==> inputs of trial 42 <==
==> flow/design.v <==
module pwm #(
    parameter step = 10000
)(
    input logic clk, 
    input logic rst,
    input integer duty_cycle,  
    output logic pwm_out
);
    integer pwm_on;
    localparam integer scalar = step/100;
    int pwm_count;
    logic switch;
    always_ff @(posedge clk) begin
        if (rst) begin
            pwm_on <= 0;
            pwm_count <= 0;
            switch <= 0;
        end
        else begin
        pwm_on <= duty_cycle*scalar;
        if (duty_cycle >= 99 || duty_cycle <= 1) begin
            if (duty_cycle >= 99) begin
                switch <= 0;
            end
            if (duty_cycle <= 1) begin
                switch <= 1;
            end
        end
        else begin
            if (pwm_count > pwm_on - 1) begin
                switch <= 1;
                if (pwm_count > step - 1) begin
                    pwm_count <= 0;
                    switch <= 0;
                end
                else begin
                    pwm_count <= pwm_count + 1;
                end
            end
            else begin
                pwm_count <= pwm_count + 1;
            end
        end
        end
    end
    assign pwm_out = (switch) ? 1'b1 : 1'b0;
endmodule
module ramp #(
    parameter step = 2000000,  
    parameter [0:6] steps = 7'b0011100,  
    parameter int n_steps = $bits(steps)
)(
    input logic clk,
    input logic rst,
    output int pwm_value
);
    integer stage;  
    integer count;  
    integer pwm_count;  
    localparam integer substep = step / 100;
    function automatic integer rate(input integer i);
        integer next;
        integer current;
        begin
            if (i < n_steps - 1) next = steps[i + 1] ? 100 : 0;
            else next = steps[0] ? 100 : 0;
            current = steps[i] ? 100 : 0;
            rate = (next - current) / 100;
        end
    endfunction
    integer stage_rate;
    always_comb begin
        stage_rate = 0;
        for (int i = 0; i < n_steps; i++)
            if (stage == i) stage_rate = rate(i);
    end
    always_ff @(posedge clk) begin
        if (rst) begin
            stage <= 0;
            count <= 0;
            pwm_count <= 0;
            if (steps[0]) pwm_value <= 100;
            else pwm_value <= 0;
        end
        else begin
        pwm_count <= pwm_count + 1;
        if (pwm_count == substep - 1) begin
            pwm_value <= pwm_value + stage_rate;
            pwm_count <= 0;
        end
        count <= count + 1;  
        if (count == step) begin
            count <= 0;  
            if (stage < n_steps - 1) begin
                stage <= stage + 1;
            end 
            else begin
                stage <= 0;
                if (steps[0]) pwm_value <= 100;
                else pwm_value <= 0;
            end
        end
        end
    end
endmodule
module top(
    input logic clk,
    input logic rst,
    output logic    RGB_G,
    output logic    RGB_R,
    output logic    RGB_B
);
    logic red_out;
    integer red;
    logic green_out;
    integer green;
    logic blue_out;
    integer blue;
    ramp #(
        .steps (7'b1100011)
    )
    u1 (
        .clk (clk),
        .rst (rst),
        .pwm_value (red)
    );
    ramp #(
        .steps (7'b0111000)
    )
    u2 (
            .clk (clk),
            .rst (rst),
            .pwm_value (green)
        );
    ramp #(
        .steps (7'b0001110)
    )
    u3 (
        .clk (clk),
        .rst (rst),
        .pwm_value (blue)
    );
    pwm u4 (
        .clk (clk),
        .rst (rst),
        .duty_cycle (red),
        .pwm_out (red_out)
    );
    assign RGB_R = red_out;
    pwm u5 (
        .clk (clk),
        .rst (rst),
        .duty_cycle (green),
        .pwm_out (green_out)
    );
    assign RGB_G = green_out;
    pwm u6 (
        .clk (clk),
        .rst (rst),
        .duty_cycle (blue),
        .pwm_out (blue_out)
    );
    assign RGB_B = blue_out;
endmodule
==> flow/run.sh <==
#!/bin/bash
# the make line also repeats each setting of config.mk as NAME=value (left out here)
make -C /OpenROAD-flow-scripts/flow DESIGN_CONFIG=/design/flow/config.mk WORK_HOME=/design/flow/orfs CLKGATE_MAP_FILE= finish
==> flow/config.mk <==
export PLATFORM = sky130hd
export DESIGN_NAME = top
export DESIGN_NICKNAME = top
export VERILOG_FILES = /design/flow/design.v
export SDC_FILE = /design/flow/constraint.sdc
export NUM_CORES = 4
export LEC_CHECK = 0
export ABC_AREA = 0
export CAP_MARGIN = 20
export CORE_ASPECT_RATIO = 1.0
export CORE_MARGIN = 2
export CORE_UTILIZATION = 72
export CTS_CLUSTER_DIAMETER = 380
export CTS_CLUSTER_SIZE = 26
export PLACE_DENSITY_LB_ADDON = 0.02
export SETUP_SLACK_MARGIN = 1.23
export SLEW_MARGIN = 20
export TNS_END_PERCENT = 100
==> flow/constraint.sdc <==
create_clock -name core_clock -period 4.16 [get_ports {clk}]
set_input_delay 0.8320 -clock core_clock [delete_from_list [all_inputs] [get_ports {clk}]]
set_output_delay 0.8320 -clock core_clock [all_outputs]
set_load 0.01 [all_outputs]
==> trial 67: changes against trial 42 <==
- ABC_AREA: 0 -> 1
- CORE_ASPECT_RATIO: 1.0 -> not set
- CTS_CLUSTER_DIAMETER: 380 -> not set
- CTS_CLUSTER_SIZE: 26 -> not set
- PLACE_DENSITY_LB_ADDON: 0.02 -> 0.26
- SETUP_SLACK_MARGIN: 1.23 -> not set
- TNS_END_PERCENT: 100 -> 5
==> flow/constraint.sdc (replaced) <==
create_clock -name core_clock -period 2.85 [get_ports {clk}]
set_input_delay 0.5700 -clock core_clock [delete_from_list [all_inputs] [get_ports {clk}]]
set_output_delay 0.5700 -clock core_clock [all_outputs]
set_load 0.01 [all_outputs]
==> out/qor.yml <==
postSynthCellCount: 7008
syn-cell-area_um2: 46600
die_w_um: 258
syn_area_per_cell_um2: 6.65
status: "aborted with a tool error"
haltStage: "global routing (5_1_grt)"
top_cells_by_count: "nand2_1 (1362), inv_1 (1134), nor2_1 (925)"
row_count: 93
placed_area_um2: 54600
cts.repair.resized: 362
error: "[ERROR GRT-0116] Global routing finished with congestion. Check the congestion regions in the DRC Viewer."
compound_area_share_pct: 11.4
fp.dieH_um: 258
yosys_area_um2: 46600
That was trial 67.
==> out/qor.yml <==
syn_area_per_cell_um2: 8.16
postSynthCellCount: 4867
status: "finished with violations"
ff_count: 573
so_faults: "negative setup slack"
yosys_area_um2: 39700
setup_viol: 36
setup_ws_ns: -0.224
compound_area_share_pct: 11.7
die_w_um: 239
placed_area_um2: 41600
That was trial 42.

========
==> run a: inputs <==
Starts from the design.v that is shown in full above.
Settings: LEC_CHECK=0, ABC_AREA=0, CAP_MARGIN=40, CORE_MARGIN=2, CORE_UTILIZATION=72, CTS_CLUSTER_DIAMETER=209, PLACE_DENSITY=0.38, SETUP_SLACK_MARGIN=-0.03, SLEW_MARGIN=20; clock period 3.56 ns.
run.sh (not shown) runs the stock make flow with config.mk's settings and CLKGATE_MAP_FILE=.
==> run b: changes against run a <==
- ABC_AREA: 0 -> not set
- CAP_MARGIN: 40 -> 20
- CORE_UTILIZATION: 72 -> 63
- CTS_CLUSTER_DIAMETER: 209 -> not set
- PLACE_DENSITY: 0.38 -> not set
- SETUP_SLACK_MARGIN: -0.03 -> not set
==> flow/constraint.sdc (replaced) <==
create_clock -name core_clock -period 4.81 [get_ports {clk}]
set_input_delay 0.9620 -clock core_clock [delete_from_list [all_inputs] [get_ports {clk}]]
set_output_delay 0.9620 -clock core_clock [all_outputs]
set_load 0.01 [all_outputs]
==> run c: changes against run a <==
- ABC_AREA: 0 -> 1
- CAP_MARGIN: 40 -> 20
- CORE_UTILIZATION: 72 -> 28
- CTS_CLUSTER_DIAMETER: 209 -> not set
- PLACE_DENSITY: 0.38 -> not set
- SETUP_SLACK_MARGIN: -0.03 -> not set
==> flow/constraint.sdc (replaced) <==
create_clock -name core_clock -period 10.0 [get_ports {clk}]
set_input_delay 2.0000 -clock core_clock [delete_from_list [all_inputs] [get_ports {clk}]]
set_output_delay 2.0000 -clock core_clock [all_outputs]
set_load 0.01 [all_outputs]
==> impl_metrics.tcl <==
# place-and-route summary
set metrics [dict create \
    dp_slack_ns 4.77 \
    final_cells 9250 \
    worstPathMaxFanout 55 \
    inverters 1148 \
    utilization_pct 31.3 \
    grt_max_degree 56 \
    cp_data_required_time_ns 10.55 \
    start_kind "input pin" \
    antenna_found_initial 0 \
    grt_usage_pct 13.7 \
    simple_gate_area_share_pct 31.5 \
    finalSetupViolations 0 \
    wl_per_cell_um 12.7 \
    cp-endpoint "u3.pwm_count[20]" \
    worst_hold_path.endpoint "u3.pwm_count[0]" \
    yosysMostFrequentCell "nand2_1" \
    yosys_cells 7008 \
    r2r_setup_slack_ns 5.74 \
    wirelength_um 117000 \
    run_status "finished clean" \
    tightest_slew_ns 1.05 \
]
the above is filed under run c

==> impl_metrics.tcl <==
# place-and-route summary
set metrics [dict create \
    yosys_cells 4867 \
    tightest_slew_ns 0.947 \
    failed_checks "negative setup slack" \
    inverters 476 \
    yosys_warnings 4 \
    grt_max_degree 93 \
    antenna_found_initial 1 \
    r2r_setup_slack_ns -0.96 \
    start_kind "flip-flop" \
    cp-endpoint "u4.pwm_count[26]" \
    fin_ws_ns -0.964 \
    simple_gate_area_share_pct 22.1 \
    dp_slack_ns -0.767 \
    grt_usage_pct 34.0 \
    cp_data_required_time_ns 4.11 \
    utilization_pct 91.5 \
    run_status "failed layout checks" \
    yosysMostFrequentCell "nor2_1" \
    finalSetupViolations 178 \
]
the above is filed under run a

==> impl_metrics.tcl <==
# place-and-route summary
set metrics [dict create \
    run_status "finished clean" \
    grt_max_degree 70 \
    cp_data_required_time_ns 5.31 \
    yosys_cells 4867 \
    grt_usage_pct 23.7 \
    wl_per_cell_um 13.5 \
    simple_gate_area_share_pct 22.1 \
    finalSetupViolations 0 \
    utilization_pct 68.7 \
    r2r_setup_slack_ns 0.34 \
    dp_slack_ns 0.222 \
    final_cells 5762 \
    tightest_slew_ns 1.06 \
    wirelength_um 77600 \
    sh_seq_area_pct 26.6 \
    yosysMostFrequentCell "nor2_1" \
    inverters 476 \
    start_kind "flip-flop" \
    worst_hold_path.endpoint "u2.count[0]" \
]
the above is filed under run b


========
==> run M <==
// top: RTL as listed in full above, without the edits since
clock: 10.0 ns
lec_check: 0
abc_area: 0
cap_margin: 5
cell_pad_in_sites_detail_placement: 1
cell_pad_in_sites_global_placement: 2
core_margin: 2
core_utilization: 53
cts_cluster_diameter: 187
hold_slack_margin: 0.13
max_routing_layer: met4
place_density_lb_addon: 0.17
slew_margin: 10
==> run C (differences from run M) <==
ABC_AREA = 1   (was 0)
MAX_ROUTING_LAYER = not set   (was met4)
PLACE_DENSITY = 0.42   (was not set)
PLACE_DENSITY_LB_ADDON = not set   (was 0.17)
==> run P (differences from run M) <==
ABC_AREA = not set   (was 0)
CAP_MARGIN = 20   (was 5)
CELL_PAD_IN_SITES_DETAIL_PLACEMENT = not set   (was 1)
CELL_PAD_IN_SITES_GLOBAL_PLACEMENT = not set   (was 2)
CORE_UTILIZATION = 65   (was 53)
CTS_CLUSTER_DIAMETER = not set   (was 187)
HOLD_SLACK_MARGIN = not set   (was 0.13)
MAX_ROUTING_LAYER = not set   (was met4)
PLACE_DENSITY_LB_ADDON = not set   (was 0.17)
SLEW_MARGIN = 20   (was 10)
==> flow/constraint.sdc (replaced) <==
create_clock -name core_clock -period 4.44 [get_ports {clk}]
set_input_delay 0.8880 -clock core_clock [delete_from_list [all_inputs] [get_ports {clk}]]
set_output_delay 0.8880 -clock core_clock [all_outputs]
set_load 0.01 [all_outputs]
==> run E (differences from run M) <==
ABC_AREA = not set   (was 0)
CAP_MARGIN = 0   (was 5)
CELL_PAD_IN_SITES_DETAIL_PLACEMENT = not set   (was 1)
CELL_PAD_IN_SITES_GLOBAL_PLACEMENT = not set   (was 2)
CORE_UTILIZATION = 72   (was 53)
CTS_CLUSTER_DIAMETER = not set   (was 187)
CTS_CLUSTER_SIZE = 26   (was not set)
HOLD_SLACK_MARGIN = not set   (was 0.13)
MAX_ROUTING_LAYER = not set   (was met4)
PLACE_DENSITY_LB_ADDON = 0.02   (was 0.17)
SETUP_SLACK_MARGIN = 1.46   (was not set)
SLEW_MARGIN = 20   (was 10)
==> flow/constraint.sdc (replaced) <==
create_clock -name core_clock -period 4.94 [get_ports {clk}]
set_input_delay 0.9880 -clock core_clock [delete_from_list [all_inputs] [get_ports {clk}]]
set_output_delay 0.9880 -clock core_clock [all_outputs]
set_load 0.01 [all_outputs]
==> qor summary <==
item	run E	run P	run M	run C
Global-route met1 utilization	38.7%	34.4%	32.0%	-
Cell area reported after detailed placement	0.0410 mm²	0.0410 mm²	0.0408 mm²	-
Hold Path Sink	u1.pwm_count[0]	u1.pwm_count[0]	u3.pwm_count[0]	-
Portion of synthesized cell area occupied by the leading cell type	28.9%	28.9%	28.9%	24.6%
Clock latency reported for the late side of the worst-skew pair	0.62 ns	0.61 ns	0.63 ns	-
Final setup violation count	0	7	0	-
Number of primary I/O pins	5	5	5	-
Level count of the clock H-tree	3	3	3	-
Clock input transition at the sequential cells of the worst setup and hold paths	0.06 ns	0.06 ns	0.06 ns	-
Multi-input combinational cell area	0.0291 mm²	0.0265 mm²	0.0261 mm²	-
Start point of the critical path	u6.pwm_on[4]	u6.pwm_on[5]	u5.pwm_on[2]	-
Routing usage on met3	4.05%	2.90%	2.83%	-
Status	no timing/DRC/antenna violations	finished with violations	no timing/DRC/antenna violations	stopped before the end
Failing step	-	-	-	3_1_place_gp_skip_io
Layout check failures	-	setup timing	-	-
Final-report hold violation count	0	0	0	-
CP endpoint kind	flop	flop	flop	-
Wire length of the first global-routing pass	152000 µm	136000 µm	164000 µm	-
CP peak stage delay	0.50 ns	0.55 ns	0.93 ns	-
Max-cap violations	0	0	0	-
Most crowded layer after global routing	met2	met2	met2	-
Cells in synth_stat.txt	4867	4867	4867	7008
Non-clock inverters	476	476	476	-

========
==> branch onyx <==
Starts from the design.v that is shown in full above.
clock: 3.56 ns
lec_check: 0
abc_area: 0
cap_margin: 20
core_margin: 2
core_utilization: 72
cts_cluster_diameter: 209
place_density: 0.94
setup_slack_margin: -0.03
slew_margin: 20
tns_end_percent: 5
==> inputs of branch lagoon, as changes to branch onyx <==
CORE_ASPECT_RATIO = 1.48   (was default)
CTS_CLUSTER_DIAMETER = 43   (was 209)
CTS_CLUSTER_SIZE = 97   (was default)
PLACE_DENSITY = default   (was 0.94)
PLACE_DENSITY_LB_ADDON = 0.25   (was default)
SETUP_SLACK_MARGIN = 1.07   (was -0.03)
TNS_END_PERCENT = 75   (was 5)
==> flow/constraint.sdc (replaced) <==
create_clock -name core_clock -period 7.04 [get_ports {clk}]
set_input_delay 1.4080 -clock core_clock [delete_from_list [all_inputs] [get_ports {clk}]]
set_output_delay 1.4080 -clock core_clock [all_outputs]
set_load 0.01 [all_outputs]
==> inputs of branch indigo, as changes to branch onyx <==
ABC_AREA = 1   (was 0)
CAP_MARGIN = 5   (was 20)
CELL_PAD_IN_SITES_DETAIL_PLACEMENT = 1   (was default)
CORE_UTILIZATION = 40   (was 72)
CTS_CLUSTER_DIAMETER = default   (was 209)
PLACE_DENSITY = 0.42   (was 0.94)
SETUP_SLACK_MARGIN = default   (was -0.03)
SLEW_MARGIN = 10   (was 20)
TNS_END_PERCENT = default   (was 5)
==> flow/constraint.sdc (replaced) <==
create_clock -name core_clock -period 10.0 [get_ports {clk}]
set_input_delay 2.0000 -clock core_clock [delete_from_list [all_inputs] [get_ports {clk}]]
set_output_delay 2.0000 -clock core_clock [all_outputs]
set_load 0.01 [all_outputs]
==> results <==
item	branch indigo	branch onyx	branch lagoon
Status	finished clean	stopped before the end	finished clean
Last stage reached	-	global routing (5_1_grt)	-
Cell area power density	106 nW/µm²	-	156 nW/µm²
Pre-CTS WS	5.30 ns	-0.798 ns	2.03 ns
Fraction of power spent switching nets	23.1%	-	23.3%
Final worst slack	5.65 ns	-	1.91 ns
Placeable Area	116000 µm²	54800 µm²	54400 µm²
Startpoint of the most critical register-to-register path	u5.pwm_on[4]	-	u6.pwm_on[5]
Hold Crit Class	reg -> reg	-	reg -> reg
Synth Instances	7008	4867	4867
Proportion of power drawn by combinational gates	1.7%	-	1.7%
Synthesized area divided by synthesized cell count	6.65 µm²	8.16 µm²	8.16 µm²
Hold Path Depth	1	-	1
Routed length on met3	3280 µm	-	2030 µm

========
==> zinc <==
// top: RTL as listed in full above, without the edits since
clock: 4.16 ns
lec_check: 0
abc_area: 0
cap_margin: 20
core_aspect_ratio: 0.71
core_margin: 2
core_utilization: 72
cts_cluster_diameter: 380
cts_cluster_size: 26
place_density_lb_addon: 0.02
setup_slack_margin: 1.23
slew_margin: 20
tns_end_percent: 75
==> willow: changes against zinc <==
==> flow/config.mk (replaced) <==
export PLATFORM = sky130hd
export DESIGN_NAME = top
export DESIGN_NICKNAME = top
export VERILOG_FILES = /design/flow/design.v
export SDC_FILE = /design/flow/constraint.sdc
export NUM_CORES = 4
export LEC_CHECK = 0
export CAP_MARGIN = 20
export CORE_MARGIN = 2
export CORE_UTILIZATION = 65
export SLEW_MARGIN = 20
==> flow/constraint.sdc (replaced) <==
create_clock -name core_clock -period 4.94 [get_ports {clk}]
set_input_delay 0.9880 -clock core_clock [delete_from_list [all_inputs] [get_ports {clk}]]
set_output_delay 0.9880 -clock core_clock [all_outputs]
set_load 0.01 [all_outputs]
==> xenon: changes against zinc <==
==> flow/config.mk (replaced) <==
export PLATFORM = sky130hd
export DESIGN_NAME = top
export DESIGN_NICKNAME = top
export VERILOG_FILES = /design/flow/design.v
export SDC_FILE = /design/flow/constraint.sdc
export NUM_CORES = 4
export LEC_CHECK = 0
export ABC_AREA = 0
export CAP_MARGIN = 20
export CORE_ASPECT_RATIO = 0.95
export CORE_MARGIN = 2
export CORE_UTILIZATION = 70
export CTS_CLUSTER_SIZE = 97
export SETUP_SLACK_MARGIN = -0.3
export SLEW_MARGIN = 20
export TNS_END_PERCENT = 75
==> flow/constraint.sdc (replaced) <==
create_clock -name core_clock -period 2.99 [get_ports {clk}]
set_input_delay 0.5980 -clock core_clock [delete_from_list [all_inputs] [get_ports {clk}]]
set_output_delay 0.5980 -clock core_clock [all_outputs]
set_load 0.01 [all_outputs]
==> flow_metrics.tcl <==
# yosys + openroad results
set metrics [dict create \
    status "no timing/DRC/antenna violations" \
    fin_area_sq_mm 0.0429 \
    peakVddDrop_uv 244 \
    hold_path_startpoint "u3.pwm_count[0]" \
    syn2layout_area_growth_pct 7.97 \
    diodes 0 \
    hold_depth 1 \
    dpl.cell_count 5583 \
    powerClk_w 0.00492 \
    fin_ws_ns 0.327 \
    num_vias 31400 \
]
# the run above: willow

==> flow_metrics.tcl <==
# yosys + openroad results
set metrics [dict create \
    hold_depth 2 \
    fin_ws_ns -3.20 \
    hold_path_startpoint "rst" \
    cap_violations 1 \
    so_faults "capacitance limit, slew limit, setup timing" \
    dpl.cell_count 6326 \
    setup_violations 310 \
    status "failed layout checks" \
    num_vias 44300 \
    maxSlewViolCount 2 \
    fin_area_sq_mm 0.0525 \
    peakVddDrop_uv 568 \
    powerClk_w 0.00845 \
]
# the run above: xenon

==> flow_metrics.tcl <==
# yosys + openroad results
set metrics [dict create \
    diodes 0 \
    fin_ws_ns -0.206 \
    fin_area_sq_mm 0.0467 \
    setup_violations 66 \
    dpl.cell_count 5568 \
    status "failed layout checks" \
    powerClk_w 0.00299 \
    so_faults "setup timing" \
]
# the run above: zinc

No activity file was given, so power comes from the tool's default toggle rates.
